===== run.sh =====
#!/bin/bash
# the make line also repeats each setting of config.mk as NAME=value (left out here)
make -C /OpenROAD-flow-scripts/flow DESIGN_CONFIG=/design/flow/config.mk WORK_HOME=/design/flow/orfs CLKGATE_MAP_FILE= finish

===== config.mk =====
export PLATFORM = sky130hd
export DESIGN_NAME = cordic_dds
export DESIGN_NICKNAME = cordic_dds
export VERILOG_FILES = /design/flow/design.v
export SDC_FILE = /design/flow/constraint.sdc
export NUM_CORES = 4
export LEC_CHECK = 0
export CAP_MARGIN = 0
export CELL_PAD_IN_SITES_GLOBAL_PLACEMENT = 0
export CORE_MARGIN = 2
export CORE_UTILIZATION = 70
export CTS_CLUSTER_SIZE = 40
export GPL_TIMING_DRIVEN = 1
export SETUP_SLACK_MARGIN = 0.89
export SLEW_MARGIN = 5
export TNS_END_PERCENT = 90

===== constraint.sdc =====
create_clock -name core_clock -period 3.43 [get_ports {clk}]
set_input_delay 0.6860 -clock core_clock [delete_from_list [all_inputs] [get_ports {clk}]]
set_output_delay 0.6860 -clock core_clock [all_outputs]
set_load 0.01 [all_outputs]

===== design.v =====
`timescale 1ns / 1ps
module cordic_sin_cos#(
 parameter OUT_WIDTH = 16,
 parameter OUT_REGISTER_EN = 1,
 parameter K = 16'h4DBA
)(
 input                       clk,
 input                       rst_n,
 input  [19:0]               angle,
 output [OUT_WIDTH-1:0]      cos_o,
 output [OUT_WIDTH-1:0]      sin_o
    );
    localparam OUT_WIDTH_EXP = 4;
    localparam K_EXP = {K,{OUT_WIDTH_EXP{1'b0}}};
    localparam ITERATION_NUM = OUT_WIDTH;
    localparam [16*21-1:0] actan_table =  { 21'h20000,21'h12E40,21'h09FB4,21'h05111,
                                            21'h028B1,21'h0145D,21'h00A2F,21'h00518,
                                            21'h0028C,21'h00146,21'h000A3,21'h00051,
                                            21'h00029,21'h00014,21'h0000A,21'h00005};
    reg  signed [OUT_WIDTH+OUT_WIDTH_EXP:0]   real_x[0:ITERATION_NUM];
    reg  signed [OUT_WIDTH+OUT_WIDTH_EXP:0]   imag_y[0:ITERATION_NUM];
    reg  signed [20:0]                        angl_z[0:ITERATION_NUM];
    wire        [1:0]                         quadrant;
    reg  signed [OUT_WIDTH+OUT_WIDTH_EXP:0]   init_x;
    reg  signed [OUT_WIDTH+OUT_WIDTH_EXP:0]   init_y;
    reg  signed [20:0]                        init_z;
    assign quadrant = angle[19:18];
    always @(quadrant,angle) begin
        case (quadrant)
            2'b00:begin
                init_x = K_EXP;
                init_y = 0;
                init_z = {1'b0,angle};
            end
            2'b01:begin
                init_x = -K_EXP;
                init_y = 0;
                init_z = {3'b111,angle[17:0]};
            end
            2'b10: begin
                init_x = -K_EXP;
                init_y = 0;
                init_z = {3'b000,angle[17:0]};
            end
            2'b11:begin
                init_x = K_EXP;
                init_y = 0;
                init_z = {1'b1,angle};
            end
            default:begin
                init_x = 0;
                init_y = 0;
                init_z = 0;
            end
        endcase
    end
    always@(posedge clk or negedge rst_n)  
    begin
        if(rst_n == 1'b0)begin
            real_x[0] <= 'h0;
            imag_y[0] <= 'h0;
            angl_z[0] <= 'h0;
        end else begin
            real_x[0] <= init_x;
            imag_y[0] <= init_y;
            angl_z[0] <= init_z;
        end
    end
    genvar i;
    generate
        for (i = 1 ; i <= ITERATION_NUM; i= i + 1)
        begin: iter
                always@(posedge clk or negedge rst_n)  
                    begin
                        if(rst_n == 1'b0)begin
                            real_x[i] <= 'h0;
                            imag_y[i] <= 'h0;
                            angl_z[i] <= 'h0;
                        end else if(angl_z[i-1][20]==1'b1)begin  
                            real_x[i] <= real_x[i-1] + ( imag_y[i-1]>>>(i-1) );
                            imag_y[i] <= imag_y[i-1] - ( real_x[i-1]>>>(i-1) );
                            angl_z[i] <= angl_z[i-1] + $signed(actan_table[(21*(16-i+1)-1)-:21]);
                        end else begin
                            real_x[i] <= real_x[i-1] - ( imag_y[i-1]>>>(i-1) );
                            imag_y[i] <= imag_y[i-1] + ( real_x[i-1]>>>(i-1) );
                            angl_z[i] <= angl_z[i-1] - $signed(actan_table[(21*(16-i+1)-1)-:21]);
                        end
                    end
        end
    endgenerate
    wire [OUT_WIDTH:0]   real_x_cut;
    wire [OUT_WIDTH:0]   imag_y_cut;
    reg  [OUT_WIDTH-1:0] cos_over_pro;
    reg  [OUT_WIDTH-1:0] sin_over_pro;
    assign real_x_cut = real_x[ITERATION_NUM][OUT_WIDTH+OUT_WIDTH_EXP:OUT_WIDTH_EXP];
    assign imag_y_cut = imag_y[ITERATION_NUM][OUT_WIDTH+OUT_WIDTH_EXP:OUT_WIDTH_EXP];
    always@(*)begin
            case(real_x_cut[OUT_WIDTH:OUT_WIDTH-1])
                2'b00:cos_over_pro = real_x_cut[OUT_WIDTH-1:0];
                2'b01:cos_over_pro = {1'b0,{(OUT_WIDTH-1){1'b1}}};
                2'b10:cos_over_pro = {1'b1,{(OUT_WIDTH-2){1'b0}},1'b1};
                2'b11:cos_over_pro = real_x_cut[OUT_WIDTH-1:0];
                default:cos_over_pro = real_x_cut[OUT_WIDTH-1:0];
            endcase
    end
    always@(*)begin
            case(imag_y_cut[OUT_WIDTH:OUT_WIDTH-1])
                2'b00:sin_over_pro = imag_y_cut[OUT_WIDTH-1:0];
                2'b01:sin_over_pro = {1'b0,{(OUT_WIDTH-1){1'b1}}};
                2'b10:sin_over_pro = {1'b1,{(OUT_WIDTH-2){1'b0}},1'b1};
                2'b11:sin_over_pro = imag_y_cut[OUT_WIDTH-1:0];
                default:sin_over_pro = imag_y_cut[OUT_WIDTH-1:0];
            endcase
    end
    generate if (OUT_REGISTER_EN == 1'b1) begin:reg_out
        reg [OUT_WIDTH-1:0] cos_r;
        reg [OUT_WIDTH-1:0] sin_r;
        always@(posedge clk or negedge rst_n) begin
            if(rst_n == 1'b0)begin
                cos_r <= 'h0;
                sin_r <= 'h0;
            end else begin
                cos_r <= cos_over_pro;
                sin_r <= sin_over_pro;
            end
        end
        assign cos_o = cos_r;
        assign sin_o = sin_r;
    end else begin:no_reg_out
        assign cos_o = cos_over_pro;
        assign sin_o = sin_over_pro;
    end
    endgenerate
endmodule
`timescale 1ns / 1ps
module cordic_dds #(
 parameter OUT_WIDTH = 16,
 parameter OUT_REGISTER_EN = 1,
 parameter FREQ_WORD_INIITIAL = 32'h6D3A06,  
 parameter PHASE_WORD_INIITIAL = 0,
 parameter K = 16'h4DBA
)(
 input                      clk,
 input                      rst_n,
 input                      cfg_vld,
 input      [31:0]          cfg_freq_word,
 input      [31:0]          cfg_phase_word,
 output reg                 sig_vld_o,
 output     [OUT_WIDTH-1:0] sin_o,
 output     [OUT_WIDTH-1:0] cos_o
    );
 localparam PRO_DELAY = OUT_WIDTH + OUT_REGISTER_EN;
 reg [31:0] phase_accum;  
 reg [31:0] add_freq_wd;
 reg [4:0]  pro_cnt;
 always@(posedge clk or negedge rst_n)  
 begin
     if(rst_n == 1'b0)begin
         phase_accum <= PHASE_WORD_INIITIAL;
         add_freq_wd <= FREQ_WORD_INIITIAL;
     end else if(cfg_vld == 1'b1)begin 
         phase_accum <= cfg_phase_word;
         add_freq_wd <= cfg_freq_word;
     end else begin
         phase_accum <=  phase_accum + add_freq_wd;
     end
 end
 always@(posedge clk or negedge rst_n)  
 begin
     if(rst_n == 1'b0)begin
         pro_cnt <= 'h0;
         sig_vld_o <= 1'b0;
     end else if(pro_cnt == PRO_DELAY) begin
         pro_cnt <=  pro_cnt;
         sig_vld_o <= 1'b1;
     end else begin
         pro_cnt <=  pro_cnt + 1'b1;
         sig_vld_o <= 1'b0;
     end
 end
 cordic_sin_cos #(
 .OUT_WIDTH (OUT_WIDTH),
 .OUT_REGISTER_EN(OUT_REGISTER_EN),
 .K(K)
 )cordic_sin_cos_inst(
 .clk    (clk),
 .rst_n  (rst_n),
 .angle  (phase_accum[31:12]),
 .cos_o  (cos_o),
 .sin_o  (sin_o)
  );
endmodule

==> results of run 1 <==
==> routing by layer <==
layer / GRT usage, % / vias to the layer above
li1: - / 30600
met1: 50.6 / 33800
met2: 60.1 / 4518
met3: 5.72 / 1308
met4: 11.3 / 10
met5: 0 / -
==> final cells by class <==
class                           instances  area [um2]
Tap cell                             1403        1760
Sequential cell                      1041       26100
Inverter                              462        1840
Multi-Input combinational cell       6430       53600
Clock buffer                          146        3070
Timing Repair Buffer                  914        7870
Antenna cell                            1        2.50
Clock inverter                         56         790
Fill cell                            4756       11700
==> per-stage QoR <==
step,setup slack (ps),instances
4_1_cts,17.5,10200
3_3_place_gp,-128,9811
5_1_grt,-299,10500
3_5_place_dp,-147,9811
2_1_floorplan,122,8052
6_report,-211,10500
==> timing repair <==
item | 4_1_cts | 5_1_grt
hold buffers | 1 | 0
gates cloned | 2 | 3
gates resized | 384 | 886
endpoints found under the hold margin | 35 | 0
setup endpoints to repair | 538 | 588
pin swaps | 257 | 554
setup buffers | 151 | 282
==> results.txt, run 1 <==
run metrics: outcome finished with violations, Layout Check Fails negative setup slack, core region area 0.107 mm2, flop2flop setup slack -210 ps, hold path depth 0, Crit Path Category reg -> reg, first-pass GRT wire length 331000 um, CTS buffer count 109, max-cap viol count 0, Layout Nets 10000, wire per inst 23.4 um, crit path launch cordic_sin_cos_inst.real_x[10][14], DRC 0, chip area 0.110 mm2, largest net degree at the start of global routing 92, worst r2r src cordic_sin_cos_inst.real_x[10][14], Total GRT Usage 36.8%, Chip Width 332 um, detailed-route via count 70200, Late-Pin Clk Latency 750 ps, flip-flops with a built-in enable 0, vias in the first global route 63200, CP required 4050 ps, Final Critical Period 3640 ps, cell family with most CP delay AND-OR/OR-AND gates, Mapped Cells 8052, final instance area 0.0950 mm2, DR WL met3 23700 um, DRT Pass-1 Iters 9, post-route ant nets 0, critical path's largest stage delay 460 ps, Clock Path Buffers 3, worst flop-to-flop path endpoint cordic_sin_cos_inst.imag_y[11][19], synthesized cell area 0.0752 mm2, Yosys top cell by area dfrtp_1, final setup margin -211 ps, setup TNS -1780 ps, synth warn 5, Synth mux share 1.98%, Top FF cell, synth dfrtp_1, DR vias/cell 6.71, Worst Setup Start Kind flop, yosys stat chip area 0.0752 mm2, syn_area_per_cell 9.34 um2, RSZ-0062 raised after global routing true, clk sinks 1041, Slew @ Worst Pin 936 ps, TritonCTS clock tree built, most used cell, CP xnor2_1, tool warnings 92, port bufs 99, Slew headroom 37.4%, worst min path class reg -> reg, crit end category flop, # Cells Yosys 8052, Max Slew Vio Count 0, htree depth 3, Clock Skew 31.9 ps, Setup-failing EPs final 23, Bufs and invs on worst path 1, post-synthesis net count 9134, Critical Path Stages 13, Worst Hold End cordic_sin_cos_inst.angl_z[1][1], Top Layer Used met5, yosys adder share 17.3%, final core area utilization 89.0%, Dominant comb cell AND-OR/OR-AND gates, clock root buffer clkbuf_16, WL met2 113000 um, Synth top cell by count dfrtp_1, initial antenna violation count 6, chip height 332 um, synth top area cells dfrtp_1 (34%), ha_1 (16%), xnor2_1 (8.0%), a21oi_1 (5.3%), xor2_1 (3.8%), Fmax achieved 0.275 GHz, Clock transition at path regs 70 ps, share of synthesized registers carrying an async set or reset 100%, routed length on met1 93200 um, Rows 120, total wire length 245000 um, crit-path max FO 4, worst reg2reg path depth 13, top post-synthesis cells by count dfrtp_1 (1030), ha_1 (975), a21oi_1 (797), xnor2_1 (691), nor2_1 (669), Yosys cell types 89, Simple Share, Synth 13.0%, synth-to-layout area growth 26.3%, HPWL Detailed 150000 um, Yosys top cell area share 34.3%, worst hold margin 351 ps, Slowest-stage cell, CP nor4_4, GPL Wtd Cong 0.943, crit path DAT 4260 ps, Synth Register Bits 1041, initial core utilization 70.4%, Seq share, synth 34.7%, number of I/O pins 100, area fraction in xor and xnor cells 11.8%, grt ovf 0, period utilisation layout 106%, ao+oa area frac 18.3%, Worst setup endpoint cordic_sin_cos_inst.imag_y[11][19], CP Cell Sequence nor3_2 -> nand2b_1 -> nor4_4 -> a21oi_1 -> xnor2_1 -> ha_1 -> nand4_1 -> a211oi_2 -> o31ai_2 -> a211o_1 -> buf_4 -> o31a_1 -> xnor2_1, final hold viol count 0, hold path start cordic_sin_cos_inst.angl_z[0][1], initial DRC count 8401, Area after DPL 0.0821 mm2
==> run 2: changes to the inputs <==
CAP_MARGIN = 20   (was 0)
CELL_PAD_IN_SITES_GLOBAL_PLACEMENT = unset   (was 0)
CORE_UTILIZATION = 40   (was 70)
CTS_CLUSTER_SIZE = unset   (was 40)
GPL_TIMING_DRIVEN = unset   (was 1)
SETUP_SLACK_MARGIN = 0.35   (was 0.89)
SLEW_MARGIN = 20   (was 5)
TNS_END_PERCENT = unset   (was 90)
clock period = 4.35 ns   (was 3.43 ns; I/O delays follow)
==> results.txt, run 2 <==
run metrics: Dominant comb cell AND-OR/OR-AND gates, Synth Register Bits 1041, Clock Path Buffers 3, Late-Pin Clk Latency 810 ps, synthesized cell area 0.0752 mm2, initial DRC count 3393, Slew @ Worst Pin 1040 ps, Bufs and invs on worst path 1, Top FF cell, synth dfrtp_1, synth-to-layout area growth 12.3%, Synth top cell by count dfrtp_1, worst min path class in -> async, Rows 159, Layout Nets 9345, core region area 0.187 mm2, Clock Skew 114 ps, detailed-route via count 58500, Slew headroom 30.7%, crit-path max FO 4, max-cap viol count 0, crit path launch cordic_sin_cos_inst.real_x[6][8], Yosys top cell by area dfrtp_1, period utilisation layout 87.6%, share of synthesized registers carrying an async set or reset 100%, GPL Wtd Cong 0.897, tool warnings 91, clk sinks 1041, outcome complete, no violations, CP required 5040 ps, Final Critical Period 3810 ps, yosys stat chip area 0.0752 mm2, ao+oa area frac 18.3%, Chip Width 438 um, chip area 0.191 mm2, Mapped Cells 8052, port bufs 99, Clock transition at path regs 60 ps, total wire length 187000 um, post-route ant nets 0, DRT Pass-1 Iters 6, Inserted Diodes 0, worst reg2reg path depth 13, largest net degree at the start of global routing 116, CTS buffer count 118, flip-flops with a built-in enable 0, DR vias/cell 5.38, crit path DAT 4500 ps, hold_buf cts 0, Simple Share, Synth 13.0%, Seq share, synth 34.7%, DRC 0, yosys adder share 17.3%, most used cell, CP nor2_1, synth warn 5, initial antenna violation count 1, Critical Path Stages 13, critical path's largest stage delay 660 ps, Yosys top cell area share 34.3%, clock root buffer clkbuf_16, vias in the first global route 58700, post-synthesis net count 9134, worst flop-to-flop path endpoint cordic_sin_cos_inst.imag_y[7][17], Area after DPL 0.0798 mm2, flop2flop setup slack 540 ps, TritonCTS clock tree built, Worst setup endpoint cordic_sin_cos_inst.imag_y[7][17], Crit Path Category reg -> reg, HPWL Detailed 149000 um, CP Cell Sequence nor2_1 -> nor4b_1 -> nor2_1 -> xnor2_1 -> ha_1 -> or2_2 -> a21oi_1 -> a211oi_1 -> o32ai_1 -> buf_4 -> o31ai_1 -> a2111o_1 -> o2111ai_1, initial core utilization 40.2%, Worst Setup Start Kind flop, # Cells Yosys 8052, Max Slew Vio Count 0, cell family with most CP delay AND-OR/OR-AND gates, worst r2r src cordic_sin_cos_inst.real_x[6][8], setup TNS 0 ps, chip height 438 um, Fmax achieved 0.263 GHz, Total GRT Usage 19.4%, syn_area_per_cell 9.34 um2, top post-synthesis cells by count dfrtp_1 (1030), ha_1 (975), a21oi_1 (797), xnor2_1 (691), nor2_1 (669), Slowest-stage cell, CP nor4b_1, number of I/O pins 100, Yosys cell types 89, final instance area 0.0845 mm2, synth top area cells dfrtp_1 (34%), ha_1 (16%), xnor2_1 (8.0%), a21oi_1 (5.3%), xor2_1 (3.8%), area fraction in xor and xnor cells 11.8%, crit end category flop, RSZ-0062 raised after global routing true, wire per inst 17.2 um, grt ovf 0, Setup-failing EPs final 0, Synth mux share 1.98%, htree depth 3, final hold viol count 0, first-pass GRT wire length 305000 um
## run 2: metrics by stage
stage | hold WS (ps) | instances | setup WS (ps) | util (%)
after floorplan | 331 | 8052 | 818 | -
after global placement | 332 | 10600 | 212 | 42.6
after detailed placement | 335 | 10600 | 257 | 42.6
after CTS | 99.5 | 10900 | 259 | 45.0
after global routing | 132 | 10900 | 259 | 45.1
final | 109 | 10900 | 541 | 45.1
## run 2: repair_timing
action / CTS / global route
buffers inserted: 1 / 1
gates resized: 5 / 52
setup endpoints to repair: 5 / 54
gates cloned: 0 / 0
pin swaps: 2 / 3
## run 2: cell type report
type                       count  area, um2
clock buffer                 154       3360
clock inverter                69       1060
inverter                     462       1730
multi-input combinational   6430      47200
tap                         2495       3120
timing repair buffer         210       1970
fill                       17700     103000
sequential                  1041      26100
## run 2: layer usage
metal	vias up	global-route usage, %	part of all wire, %
met5	-	0	0
met4	0	7.03	3.9
met3	313	2.35	3.2
met2	949	35.2	50
met1	28100	23.4	43
li1	29100	-	-
==> run 3: changes to the inputs <==
CELL_PAD_IN_SITES_GLOBAL_PLACEMENT = 3   (was unset)
CORE_ASPECT_RATIO = 0.51   (was unset)
CORE_MARGIN = 8   (was 2)
CORE_UTILIZATION = 50   (was 40)
CTS_CLUSTER_DIAMETER = 195   (was unset)
GPL_ROUTABILITY_DRIVEN = 0   (was unset)
GPL_TIMING_DRIVEN = 1   (was unset)
HOLD_SLACK_MARGIN = 0.01   (was unset)
PLACE_DENSITY_LB_ADDON = 0.09   (was unset)
SETUP_SLACK_MARGIN = unset   (was 0.35)
SLEW_MARGIN = 5   (was 20)
TNS_END_PERCENT = 90   (was unset)
clock period = 2.56 ns   (was 4.35 ns; I/O delays follow)
==> results.txt, run 3 <==
yosys + openroad results -> core region area 0.149 mm2, Chip Width 559 um, Seq share, synth 34.7%, Err [ERROR FLW-0024] Place density exceeds 1.0 (current PLACE_DENSITY_LB_ADDON =  0.09). Please check if the value of  PLACE_DENSITY_LB_ADDON is between 0 and 0.99., post-synthesis net count 9134, Top FF cell, synth dfrtp_1, synth top area cells dfrtp_1 (34%), ha_1 (16%), xnor2_1 (8.0%), a21oi_1 (5.3%), xor2_1 (3.8%), halt point of the flow global placement without I/O (3_1_place_gp_skip_io), yosys stat chip area 0.0752 mm2, Synth mux share 1.98%, Yosys top cell by area dfrtp_1, chip area 0.164 mm2, # Cells Yosys 8052, Synth top cell by count dfrtp_1, yosys adder share 17.3%, flip-flops with a built-in enable 0, synth warn 5, Rows 101, Yosys top cell area share 34.3%, top post-synthesis cells by count dfrtp_1 (1030), ha_1 (975), a21oi_1 (797), xnor2_1 (691), nor2_1 (669), synthesized cell area 0.0752 mm2, ao+oa area frac 18.3%, Dominant comb cell AND-OR/OR-AND gates, Yosys cell types 89, initial core utilization 50.5%, outcome aborted with a tool error, Synth Register Bits 1041, syn_area_per_cell 9.34 um2, share of synthesized registers carrying an async set or reset 100%, chip height 293 um, area fraction in xor and xnor cells 11.8%, Simple Share, Synth 13.0%, Mapped Cells 8052
==> run 4: changes to the inputs <==
CELL_PAD_IN_SITES_GLOBAL_PLACEMENT = 0   (was 3)
CORE_ASPECT_RATIO = unset   (was 0.51)
CORE_MARGIN = 2   (was 8)
CORE_UTILIZATION = 70   (was 50)
CTS_CLUSTER_DIAMETER = unset   (was 195)
CTS_CLUSTER_SIZE = 36   (was unset)
GPL_ROUTABILITY_DRIVEN = unset   (was 0)
HOLD_SLACK_MARGIN = unset   (was 0.01)
PLACE_DENSITY_LB_ADDON = unset   (was 0.09)
SLEW_MARGIN = 35   (was 5)
clock period = 2.96 ns   (was 2.56 ns; I/O delays follow)
==> results.txt, run 4 <==
yosys + openroad results -> DP Cell Count 10900, Yosys cell types 89, Top FF cell, synth dfrtp_1, initial core utilization 70.4%, outcome aborted with a tool error, clk sinks 1041, Synth top cell by count dfrtp_1, synth warn 5, area fraction in xor and xnor cells 11.8%, clock root buffer clkbuf_16, halt point of the flow global routing (5_1_grt), port bufs 99, yosys adder share 17.3%, Seq share, synth 34.7%, CTS buffer count 113, share of synthesized registers carrying an async set or reset 100%, synth top area cells dfrtp_1 (34%), ha_1 (16%), xnor2_1 (8.0%), a21oi_1 (5.3%), xor2_1 (3.8%), Yosys top cell area share 34.3%, number of I/O pins 100, Synth mux share 1.98%, Synth Register Bits 1041, Chip Width 332 um, ao+oa area frac 18.3%, flip-flops with a built-in enable 0, HPWL Detailed 162000 um, Rows 120, # Cells Yosys 8052, top post-synthesis cells by count dfrtp_1 (1030), ha_1 (975), a21oi_1 (797), xnor2_1 (691), nor2_1 (669), syn_area_per_cell 9.34 um2, synthesized cell area 0.0752 mm2, htree depth 3, core region area 0.107 mm2, chip height 332 um, Mapped Cells 8052, Yosys top cell by area dfrtp_1, Simple Share, Synth 13.0%, yosys stat chip area 0.0752 mm2, Err [ERROR DPL-0038] Utilization greater than 100%, impossible to legalize, post-synthesis net count 9134, Clock Path Buffers 3, GPL Wtd Cong 0.988, Dominant comb cell AND-OR/OR-AND gates, chip area 0.110 mm2
## run 4: through the flow
step                area [um2]  worst slack (ps)  hold slack [ps]  util (%)
floorplan                76600              -348              296         -
global placement         89800              -406              332      84.2
detailed placement       89800              -517              335      84.2
CTS                      99800              -357              342      93.5
## run 4: what timing repair did
item	CTS
hold buffers	1
resized	899
hold endpoints to repair	21
setup endpoints to repair	321
setup buffers	272
pin swaps	651
==> run 5: changes to the inputs <==
ABC_AREA = 0   (was unset)
CAP_MARGIN = 5   (was 20)
CELL_PAD_IN_SITES_DETAIL_PLACEMENT = 1   (was unset)
CELL_PAD_IN_SITES_GLOBAL_PLACEMENT = 1   (was 0)
CORE_ASPECT_RATIO = 1.11   (was unset)
CORE_MARGIN = 3   (was 2)
CORE_UTILIZATION = 68   (was 70)
CTS_CLUSTER_DIAMETER = 201   (was unset)
CTS_CLUSTER_SIZE = 16   (was 36)
MAX_ROUTING_LAYER = met4   (was unset)
MIN_ROUTING_LAYER = met2   (was unset)
SETUP_SLACK_MARGIN = 0.1   (was unset)
SLEW_MARGIN = 20   (was 35)
TNS_END_PERCENT = unset   (was 90)
clock period = 5.0 ns   (was 2.96 ns; I/O delays follow)
==> results.txt, run 5 <==
yosys + openroad results -> Top FF cell, synth dfrtp_1, yosys stat chip area 0.0752 mm2, chip height 356 um, GPL Wtd Cong 1.08, post-synthesis net count 9134, core region area 0.109 mm2, # Cells Yosys 8052, Synth top cell by count dfrtp_1, Yosys cell types 89, Synth Register Bits 1041, area fraction in xor and xnor cells 11.8%, Yosys top cell area share 34.3%, top post-synthesis cells by count dfrtp_1 (1030), ha_1 (975), a21oi_1 (797), xnor2_1 (691), nor2_1 (669), Synth mux share 1.98%, Err [ERROR DPL-0033] detailed placement checks failed during check placement., synth warn 5, Simple Share, Synth 13.0%, ao+oa area frac 18.3%, syn_area_per_cell 9.34 um2, Mapped Cells 8052, Rows 127, Yosys top cell by area dfrtp_1, Seq share, synth 34.7%, Chip Width 322 um, initial core utilization 69.1%, synthesized cell area 0.0752 mm2, flip-flops with a built-in enable 0, outcome aborted with a tool error, Dominant comb cell AND-OR/OR-AND gates, synth top area cells dfrtp_1 (34%), ha_1 (16%), xnor2_1 (8.0%), a21oi_1 (5.3%), xor2_1 (3.8%), HPWL Detailed 216000 um, yosys adder share 17.3%, halt point of the flow clock tree synthesis (4_1_cts), share of synthesized registers carrying an async set or reset 100%, chip area 0.115 mm2, port bufs 99, number of I/O pins 100
run 5: per-stage QoR:
stage / instances / setup WS, ps / cell area (um2) / hold WS [ps]
3_5_place_dp: 9496 / 365 / 78000 / 336
2_1_floorplan: 8052 / 1470 / 75200 / 331
3_3_place_gp: 9496 / 1090 / 78000 / 331
==> run 6: changes to the inputs <==
ABC_AREA = unset   (was 0)
CAP_MARGIN = 30   (was 5)
CELL_PAD_IN_SITES_DETAIL_PLACEMENT = 2   (was 1)
CELL_PAD_IN_SITES_GLOBAL_PLACEMENT = unset   (was 1)
CORE_ASPECT_RATIO = unset   (was 1.11)
CORE_MARGIN = 6   (was 3)
CORE_UTILIZATION = 36   (was 68)
CTS_CLUSTER_DIAMETER = unset   (was 201)
CTS_CLUSTER_SIZE = 31   (was 16)
GPL_TIMING_DRIVEN = unset   (was 1)
MAX_ROUTING_LAYER = unset   (was met4)
MIN_ROUTING_LAYER = unset   (was met2)
PLACE_DENSITY = 0.74   (was unset)
SETUP_SLACK_MARGIN = unset   (was 0.1)
TNS_END_PERCENT = 85   (was unset)
clock period = 4.8 ns   (was 5.0 ns; I/O delays follow)
==> results.txt, run 6 <==
yosys + openroad results -> core region area 0.207 mm2, syn_area_per_cell 9.34 um2, Rows 167, Err [ERROR GRT-0116] Global routing finished with congestion. Check the congestion regions in the DRC Viewer., Synth top cell by count dfrtp_1, yosys adder share 17.3%, GPL Wtd Cong 0.916, area fraction in xor and xnor cells 11.8%, Yosys cell types 89, clk sinks 1041, Seq share, synth 34.7%, chip area 0.220 mm2, port bufs 99, top post-synthesis cells by count dfrtp_1 (1030), ha_1 (975), a21oi_1 (797), xnor2_1 (691), nor2_1 (669), grt ovf 236, initial core utilization 36.3%, HPWL Detailed 296000 um, hold_buf cts 0, outcome aborted with a tool error, clock root buffer clkbuf_16, Chip Width 469 um, Yosys top cell area share 34.3%, yosys stat chip area 0.0752 mm2, synth top area cells dfrtp_1 (34%), ha_1 (16%), xnor2_1 (8.0%), a21oi_1 (5.3%), xor2_1 (3.8%), ao+oa area frac 18.3%, Yosys top cell by area dfrtp_1, # Cells Yosys 8052, CTS buffer count 119, number of I/O pins 100, Mapped Cells 8052, synth warn 5, post-synthesis net count 9134, halt point of the flow global routing (5_1_grt), Synth mux share 1.98%, share of synthesized registers carrying an async set or reset 100%, synthesized cell area 0.0752 mm2, Simple Share, Synth 13.0%, Synth Register Bits 1041, Clock Path Buffers 3, flip-flops with a built-in enable 0, Top FF cell, synth dfrtp_1, pre-CTS setup slack -317 ps, Dominant comb cell AND-OR/OR-AND gates, Total GRT Usage 50.3%, chip height 469 um, htree depth 3
## run 6: metal layers
metal  GRT usage, %  overflow
met5           14.5         0
met4           51.5       115
met3           33.6        10
met2           69.3       107
met1           47.5         4
## run 6: what timing repair did
item | in CTS
resized | 39
setup buffers | 1
setup endpoints to repair | 50
endpoints found under the hold margin | 0
pin swaps | 1
## run 6: per-stage QoR
stage	TNS (ps)	area (um2)	instances
after CTS	-11.2	84000	11100
after detailed placement	-1050	79800	10900
after global placement	0	79800	10900
after floorplan	0	75200	8052
==> run 7: changes to the inputs <==
CAP_MARGIN = 15   (was 30)
CELL_PAD_IN_SITES_DETAIL_PLACEMENT = unset   (was 2)
CELL_PAD_IN_SITES_GLOBAL_PLACEMENT = 1   (was unset)
CORE_ASPECT_RATIO = 0.51   (was unset)
CORE_MARGIN = 2   (was 6)
CORE_UTILIZATION = 50   (was 36)
CTS_CLUSTER_DIAMETER = 195   (was unset)
CTS_CLUSTER_SIZE = 37   (was 31)
GPL_ROUTABILITY_DRIVEN = 0   (was unset)
GPL_TIMING_DRIVEN = 0   (was unset)
HOLD_SLACK_MARGIN = 0.01   (was unset)
MAX_ROUTING_LAYER = met4   (was unset)
MIN_ROUTING_LAYER = met2   (was unset)
PLACE_DENSITY = unset   (was 0.74)
PLACE_DENSITY_LB_ADDON = 0.01   (was unset)
SLEW_MARGIN = 15   (was 20)
TNS_END_PERCENT = 40   (was 85)
clock period = 3.2 ns   (was 4.8 ns; I/O delays follow)
==> results.txt, run 7 <==
yosys + openroad results -> outcome aborted with a tool error, halt point of the flow global routing (5_1_grt), Err [ERROR GRT-0116] Global routing finished with congestion. Check the congestion regions in the DRC Viewer., top post-synthesis cells by count dfrtp_1 (1030), ha_1 (975), a21oi_1 (797), xnor2_1 (691), nor2_1 (669), Synth mux share 1.98%, chip height 281 um, HPWL Detailed 176000 um, Total GRT Usage 67.7%, grt ovf 828, clock root buffer clkbuf_16, chip area 0.154 mm2, flip-flops with a built-in enable 0, Synth top cell by count dfrtp_1, synthesized cell area 0.0752 mm2, Yosys top cell by area dfrtp_1, share of synthesized registers carrying an async set or reset 100%, htree depth 2, pre-CTS setup slack -2020 ps, Simple Share, Synth 13.0%, Synth Register Bits 1041, port bufs 98, Chip Width 547 um, core region area 0.149 mm2, number of I/O pins 100, synth top area cells dfrtp_1 (34%), ha_1 (16%), xnor2_1 (8.0%), a21oi_1 (5.3%), xor2_1 (3.8%), Yosys cell types 89, DP Cell Count 10200, initial core utilization 50.5%, Yosys top cell area share 34.3%, Top FF cell, synth dfrtp_1, Seq share, synth 34.7%, yosys adder share 17.3%, Rows 101, syn_area_per_cell 9.34 um2, Mapped Cells 8052, yosys stat chip area 0.0752 mm2, CTS buffer count 34, Clock Path Buffers 3, post-synthesis net count 9134, ao+oa area frac 18.3%, # Cells Yosys 8052, synth warn 5, Dominant comb cell AND-OR/OR-AND gates, area fraction in xor and xnor cells 11.8%, clk sinks 1041
[run 7: metal layers]
layer	overflow	track usage [%]
met1	-	-
met2	10	70.8
met3	812	86.5
met4	6	28.4
met5	-	-
[run 7: timing repair]
action | 4_1_cts
gates cloned | 5
pin swaps | 528
setup endpoints to repair | 593
setup buffers | 514
endpoints found under the hold margin | 80
hold buffers | 3
resized | 1326
[run 7: through the flow]
step | util (%) | area (um2)
detailed placement | 53.1 | 79200
global placement | 53.0 | 78900
CTS | 60.2 | 89800
floorplan | - | 75400
==> run 8: changes to the inputs <==
CAP_MARGIN = 20   (was 15)
CELL_PAD_IN_SITES_GLOBAL_PLACEMENT = 0   (was 1)
CORE_ASPECT_RATIO = unset   (was 0.51)
CORE_UTILIZATION = 72   (was 50)
CTS_CLUSTER_DIAMETER = unset   (was 195)
CTS_CLUSTER_SIZE = unset   (was 37)
GPL_ROUTABILITY_DRIVEN = unset   (was 0)
GPL_TIMING_DRIVEN = 1   (was 0)
HOLD_SLACK_MARGIN = unset   (was 0.01)
MAX_ROUTING_LAYER = unset   (was met4)
MIN_ROUTING_LAYER = unset   (was met2)
PLACE_DENSITY_LB_ADDON = 0.02   (was 0.01)
SETUP_SLACK_MARGIN = 1.05   (was unset)
SLEW_MARGIN = 5   (was 15)
TNS_END_PERCENT = 90   (was 40)
clock period = 3.65 ns   (was 3.2 ns; I/O delays follow)
==> results.txt, run 8 <==
run metrics: RSZ-0062 raised after global routing true, detailed-route via count 67700, Layout Nets 9747, clk sinks 1041, Late-Pin Clk Latency 740 ps, Top FF cell, synth dfrtp_1, worst hold margin 345 ps, Critical Path Stages 16, post-synthesis net count 9134, port bufs 99, chip area 0.107 mm2, Max Slew Vio Count 0, CP Cell Sequence inv_4 -> ha_4 -> nor3b_4 -> nor2_4 -> xor2_1 -> ha_1 -> nor2b_2 -> o21ai_1 -> a21boi_1 -> o21ai_1 -> a21boi_2 -> buf_4 -> nor2_1 -> nor2_1 -> a31oi_1 -> xnor2_1, Synth mux share 1.98%, Final Critical Period 3890 ps, clock root buffer clkbuf_16, Setup-failing EPs final 2, worst reg2reg path depth 16, GPL Wtd Cong 1.01, synth-to-layout area growth 20.8%, period utilisation layout 107%, Yosys top cell by area dfrtp_1, yosys stat chip area 0.0752 mm2, Chip Width 327 um, yosys adder share 17.3%, ao+oa area frac 18.3%, Worst Setup Start Kind flop, initial antenna violation count 8, Synth top cell by count dfrtp_1, Layout Check Fails negative setup slack, post-route ant nets 0, DRC 0, htree depth 3, flip-flops with a built-in enable 0, Slew headroom 35.4%, synthesized cell area 0.0752 mm2, synth warn 5, Mapped Cells 8052, TritonCTS clock tree built, critical path's largest stage delay 460 ps, top post-synthesis cells by count dfrtp_1 (1030), ha_1 (975), a21oi_1 (797), xnor2_1 (691), nor2_1 (669), HPWL Detailed 154000 um, synth top area cells dfrtp_1 (34%), ha_1 (16%), xnor2_1 (8.0%), a21oi_1 (5.3%), xor2_1 (3.8%), core region area 0.103 mm2, outcome finished with violations, tool warnings 94, crit end category flop, Worst setup endpoint cordic_sin_cos_inst.real_x[3][14], largest net degree at the start of global routing 123, initial DRC count 7275, hold path start cordic_sin_cos_inst.angl_z[8][1], Yosys top cell area share 34.3%, grt ovf 0, vias in the first global route 66000, Total GRT Usage 39.7%, final hold viol count 0, Clock transition at path regs 60 ps, Inserted Diodes 0, hold path depth 0, final setup margin -242 ps, worst min path class reg -> reg, Dominant comb cell AND-OR/OR-AND gates, crit-path max FO 5, Seq share, synth 34.7%, worst flop-to-flop path endpoint cordic_sin_cos_inst.real_x[3][14], crit path DAT 4510 ps, CTS buffer count 110, chip height 327 um, initial core utilization 72.7%, Fmax achieved 0.257 GHz, syn_area_per_cell 9.34 um2, Slowest-stage cell, CP dfrtp_2, CP required 4270 ps, Synth Register Bits 1041, Clock Path Buffers 3, number of I/O pins 100, Yosys cell types 89, Rows 118, max-cap viol count 0, area fraction in xor and xnor cells 11.8%, Simple Share, Synth 13.0%, DRT Pass-1 Iters 7, crit path launch cordic_sin_cos_inst.imag_y[2][4], pre-CTS setup slack -12.8 ps, total wire length 233000 um, Worst Hold End cordic_sin_cos_inst.angl_z[9][1], share of synthesized registers carrying an async set or reset 100%, wire per inst 23.0 um, Crit Path Category reg -> reg, Clock Skew 25.4 ps, Bufs and invs on worst path 2, DR vias/cell 6.68, first-pass GRT wire length 343000 um, worst r2r src cordic_sin_cos_inst.imag_y[2][4], # Cells Yosys 8052, flop2flop setup slack -240 ps, cell family with most CP delay AND-OR/OR-AND gates, Slew @ Worst Pin 965 ps
## run 8: metrics by stage
stage | utilization, % | instance area [um2] | TNS (ps) | cells
global route | 87.8 | 90900 | -1040 | 10100
floorplan | - | 78400 | 0 | 8052
finish | 87.8 | 90900 | -368 | 10100
detailed placement | 78.7 | 81500 | -12.8 | 9545
CTS | 85.4 | 88400 | 0 | 9983
global placement | 78.7 | 81500 | 0 | 9545
## run 8: layout make-up
cell class | instances | area, um2
fill | 4876 | 12600
timing repair buffer | 620 | 5210
sequential | 1041 | 26200
inverter | 462 | 1820
tap | 1380 | 1730
multi-input combinational | 6430 | 52100
clock inverter | 57 | 686
clock buffer | 148 | 3160
## run 8: what timing repair did
action / 4_1_cts / 5_1_grt
buffers inserted: 232 / 155
endpoints found under the hold margin: 6 / 0
endpoints found under the setup margin: 529 / 563
gates resized: 301 / 286
hold buffers: 1 / 0
pin swaps: 220 / 188
## run 8: per-layer routing
layer / global-route usage [%] / share of wire (%) / vias up
li1: - / - / 30000
met1: 46.5 / 36 / 32300
met2: 67.4 / 47 / 3931
met3: 6.54 / 7.9 / 1470
met4: 26.2 / 8.7 / 12
met5: 0 / 0.025 / -
==> run 9: changes to the inputs <==
CAP_MARGIN = 40   (was 20)
CELL_PAD_IN_SITES_GLOBAL_PLACEMENT = unset   (was 0)
CTS_CLUSTER_DIAMETER = 225   (was unset)
CTS_CLUSTER_SIZE = 56   (was unset)
GPL_TIMING_DRIVEN = unset   (was 1)
PLACE_DENSITY_LB_ADDON = unset   (was 0.02)
SETUP_SLACK_MARGIN = unset   (was 1.05)
SLEW_MARGIN = 20   (was 5)
TNS_END_PERCENT = unset   (was 90)
clock period = 3.03 ns   (was 3.65 ns; I/O delays follow)
==> results.txt, run 9 <==
yosys + openroad results -> Seq share, synth 34.7%, number of I/O pins 100, area fraction in xor and xnor cells 11.8%, CTS buffer count 22, Chip Width 327 um, top post-synthesis cells by count dfrtp_1 (1030), ha_1 (975), a21oi_1 (797), xnor2_1 (691), nor2_1 (669), Rows 118, syn_area_per_cell 9.34 um2, grt ovf 11100, HPWL Detailed 164000 um, Dominant comb cell AND-OR/OR-AND gates, yosys stat chip area 0.0752 mm2, chip height 327 um, flip-flops with a built-in enable 0, Total GRT Usage 104%, GPL Wtd Cong 1.00, synth warn 5, synthesized cell area 0.0752 mm2, ao+oa area frac 18.3%, clock root buffer clkbuf_16, Synth mux share 1.98%, port bufs 99, Yosys cell types 89, Simple Share, Synth 13.0%, Yosys top cell area share 34.3%, # Cells Yosys 8052, initial core utilization 72.7%, htree depth 1, Synth Register Bits 1041, synth top area cells dfrtp_1 (34%), ha_1 (16%), xnor2_1 (8.0%), a21oi_1 (5.3%), xor2_1 (3.8%), post-synthesis net count 9134, share of synthesized registers carrying an async set or reset 100%, core region area 0.103 mm2, Mapped Cells 8052, halt point of the flow global routing (5_1_grt), Top FF cell, synth dfrtp_1, yosys adder share 17.3%, Synth top cell by count dfrtp_1, Clock Path Buffers 3, Yosys top cell by area dfrtp_1, chip area 0.107 mm2, Err [ERROR GRT-0232] Routing congestion too high. Check the congestion heatmap in the GUI., clk sinks 1041, outcome aborted with a tool error
run 9: timing repair:
item / CTS
buffers inserted: 231
cloned: 1
hold buffers: 1
endpoints found under the setup margin: 277
pin swaps: 588
resized: 745
hold endpoints to repair: 29
run 9: routing by layer:
metal | GRT overflow | global-route usage, %
met3 | 98 | 75.9
met2 | 8920 | 140
met4 | 1985 | 117
met5 | 19 | 36.9
met1 | 79 | 91.4
run 9: per-stage QoR:
step | std cells | area [um2] | worst slack, ps | hold WS [ps]
floorplan | 8052 | 76200 | -278 | 310
global placement | 10800 | 88800 | -329 | 332
detailed placement | 10800 | 88800 | -687 | 335
CTS | 11000 | 94200 | -413 | 359
==> run 10: changes to the inputs <==
CAP_MARGIN = 20   (was 40)
CELL_PAD_IN_SITES_GLOBAL_PLACEMENT = 0   (was unset)
CTS_CLUSTER_DIAMETER = unset   (was 225)
CTS_CLUSTER_SIZE = unset   (was 56)
GPL_TIMING_DRIVEN = 1   (was unset)
PLACE_DENSITY = 0.36   (was unset)
SETUP_SLACK_MARGIN = 1.07   (was unset)
SLEW_MARGIN = 5   (was 20)
TNS_END_PERCENT = 90   (was unset)
clock period = 3.65 ns   (was 3.03 ns; I/O delays follow)
==> results.txt, run 10 <==
yosys + openroad results -> Yosys top cell by area dfrtp_1, HPWL Detailed 149000 um, Total GRT Usage 105%, outcome aborted with a tool error, top post-synthesis cells by count dfrtp_1 (1030), ha_1 (975), a21oi_1 (797), xnor2_1 (691), nor2_1 (669), Dominant comb cell AND-OR/OR-AND gates, syn_area_per_cell 9.34 um2, Synth Register Bits 1041, Synth top cell by count dfrtp_1, yosys stat chip area 0.0752 mm2, halt point of the flow global routing (5_1_grt), pre-CTS setup slack 112 ps, Synth mux share 1.98%, port bufs 99, CTS buffer count 107, Clock Path Buffers 3, synthesized cell area 0.0752 mm2, Rows 118, post-synthesis net count 9134, Area after DPL 0.0814 mm2, clk sinks 1041, htree depth 3, area fraction in xor and xnor cells 11.8%, initial core utilization 72.7%, Mapped Cells 8052, Top FF cell, synth dfrtp_1, hold_buf cts 0, synth top area cells dfrtp_1 (34%), ha_1 (16%), xnor2_1 (8.0%), a21oi_1 (5.3%), xor2_1 (3.8%), Seq share, synth 34.7%, DP Cell Count 9526, # Cells Yosys 8052, synth warn 5, Yosys cell types 89, GPL Wtd Cong 0.979, core region area 0.103 mm2, chip height 327 um, flip-flops with a built-in enable 0, chip area 0.107 mm2, Err [ERROR GRT-0232] Routing congestion too high. Check the congestion heatmap in the GUI., ao+oa area frac 18.3%, share of synthesized registers carrying an async set or reset 100%, Simple Share, Synth 13.0%, clock root buffer clkbuf_16, yosys adder share 17.3%, Chip Width 327 um, number of I/O pins 100, Yosys top cell area share 34.3%, grt ovf 11800
## run 10: what timing repair did
action,4_1_cts
gates resized,1405
endpoints found under the setup margin,544
setup buffers,852
cloned,5
pin swaps,975
## run 10: routing by layer
layer / global-route usage (%) / overflow
met1: 91.5 / 104
met2: 143 / 9547
met3: 76.8 / 106
met4: 118 / 2077
met5: 42.6 / 6
## run 10: stage by stage
| step | utilization [%] |
|---|---|
| 2_1_floorplan | - |
| 3_3_place_gp | 78.7 |
| 3_5_place_dp | 78.7 |
| 4_1_cts | 94.9 |
